==> 05-11 <==
// PMPD
module PMPD(
    input wire clk,
    input wire rst_n,
    input wire sclk,
    input wire mosi,
    input wire ss,
    output wire miso,            
    output wire drive
);
Settings: LEC_CHECK=0, CAP_MARGIN=0, CELL_PAD_IN_SITES_GLOBAL_PLACEMENT=2, CORE_ASPECT_RATIO=0.8, CORE_MARGIN=9, CORE_UTILIZATION=70, GPL_ROUTABILITY_DRIVEN=0, GPL_TIMING_DRIVEN=0, HOLD_SLACK_MARGIN=-0.09, MAX_ROUTING_LAYER=met4, SLEW_MARGIN=30, TNS_END_PERCENT=15; clock period 12.8 ns.
run.sh (not shown) runs the stock make flow with config.mk's settings and CLKGATE_MAP_FILE=.
==> 04-13: changes against 05-11 <==
==> flow/config.mk (replaced) <==
export PLATFORM = sky130hd
export DESIGN_NAME = PMPD
export DESIGN_NICKNAME = PMPD
export VERILOG_FILES = /design/flow/design.v
export SDC_FILE = /design/flow/constraint.sdc
export NUM_CORES = 4
export LEC_CHECK = 0
export ABC_AREA = 1
export CAP_MARGIN = 20
export CORE_MARGIN = 2
export CORE_UTILIZATION = 72
export CTS_CLUSTER_DIAMETER = 394
export CTS_CLUSTER_SIZE = 10
export SLEW_MARGIN = 20
==> flow/constraint.sdc (replaced) <==
create_clock -name core_clock -period 4.45 [get_ports {clk}]
set_input_delay 0.8900 -clock core_clock [delete_from_list [all_inputs] [get_ports {clk}]]
set_output_delay 0.8900 -clock core_clock [all_outputs]
set_load 0.01 [all_outputs]
==> 09-10: changes against 05-11 <==
==> flow/config.mk (replaced) <==
export PLATFORM = sky130hd
export DESIGN_NAME = PMPD
export DESIGN_NICKNAME = PMPD
export VERILOG_FILES = /design/flow/design.v
export SDC_FILE = /design/flow/constraint.sdc
export NUM_CORES = 4
export LEC_CHECK = 0
export ABC_AREA = 1
export CAP_MARGIN = 20
export CORE_MARGIN = 2
export CORE_UTILIZATION = 60
export CTS_CLUSTER_SIZE = 98
export SLEW_MARGIN = 20
==> flow/constraint.sdc (replaced) <==
create_clock -name core_clock -period 6.87 [get_ports {clk}]
set_input_delay 1.3740 -clock core_clock [delete_from_list [all_inputs] [get_ports {clk}]]
set_output_delay 1.3740 -clock core_clock [all_outputs]
set_load 0.01 [all_outputs]
==> impl.org <==
#+TITLE: Flow metrics

** Floorplan
- Standard cell core area :: 137000 um2
- Before placement the cells fill 60.3% of the core.
- The vertical die dimension reported for this design is 375 um.

** Synthesis
- Before any placement, the netlist area is recorded as 82600 um2.
- Average size of a mapped cell :: 9.14 um2
- Post-Synth XOR/XNOR Area :: 1.76%
- Largest cells by area after synthesis :: sky130_fd_sc_hd__dfrtp_1, sky130_fd_sc_hd__nand2_1, sky130_fd_sc_hd__o21ai_0, sky130_fd_sc_hd__inv_1, sky130_fd_sc_hd__ha_1
- Simple logic cell fraction of the synthesized area :: 13.9%
- For reference, full adder, half adder and majority cells occupy 5.85% of the area reported after synthesis.
- Synth cell count leaders :: sky130_fd_sc_hd__nand2_1, sky130_fd_sc_hd__dfrtp_1, sky130_fd_sc_hd__o21ai_0
- Sequential cell area fraction in the yosys report :: 58.4%
- Unique cell types :: 58
- Cell count listed in synth_stat.txt :: 9036

** Status
- Outcome :: timing/DRC/antenna clean
That was 09-10.
==> impl.org <==
* Flow results

** Status
- Outcome :: aborted with a tool error
- Stop stage :: global placement without I/O (3_1_place_gp_skip_io)
- First error message :: [ERROR GPL-0301] Utilization 104.733 % exceeds 100%.

** Synthesis
- Average size of a mapped cell :: 14.0 um2
- The mapped netlist covers 82200 um2.
- Per the Yosys statistics, synthesis produced 5891 cells.
- The main area contributors are sky130_fd_sc_hd__dfrtp_1, sky130_fd_sc_hd__mux2_2, sky130_fd_sc_hd__ha_1, sky130_fd_sc_hd__fa_1, sky130_fd_sc_hd__inv_1.
- Synth cell count leaders :: sky130_fd_sc_hd__dfrtp_1, sky130_fd_sc_hd__mux2_2, sky130_fd_sc_hd__inv_1
- The cell-mix breakdown from Yosys lists the XOR/XNOR area share as 2.02%.

** Floorplan
- Die Y :: 324 um
- According to the floorplan report, the placeable core area is 116000 um2.
- Starting density of the core :: 71.1%
- Num rows :: 111
That was 05-11.
==> impl.org <==
#+TITLE: Flow metrics

** Status
- Outcome :: finished with violations
- Failed Checks :: negative setup slack

** Synthesis
- Cell count listed in synth_stat.txt :: 9036
- After synthesis, the mean cell area works out to 9.14 um2.
- Sorting the synthesized cells by area gives the leading types as sky130_fd_sc_hd__dfrtp_1, sky130_fd_sc_hd__nand2_1, sky130_fd_sc_hd__o21ai_0, sky130_fd_sc_hd__inv_1, sky130_fd_sc_hd__ha_1.
- Simple logic cell fraction of the synthesized area :: 13.9%
- Counting instances in the post-synthesis netlist gives the leading cell types as sky130_fd_sc_hd__nand2_1, sky130_fd_sc_hd__dfrtp_1, sky130_fd_sc_hd__o21ai_0.
- Per the synthesis report, the XOR/XNOR share of the synthesized area is 1.76%.
- Area of the mapped netlist :: 82600 um2

** Floorplan
- Starting density of the core :: 72.4%
- Measured along the y axis, the die boundary spans 343 um.

** STA
- Final setup violation count :: 18
- Once routing completed, OpenROAD measured the worst setup slack at -2.11 ns.
That was 04-13.
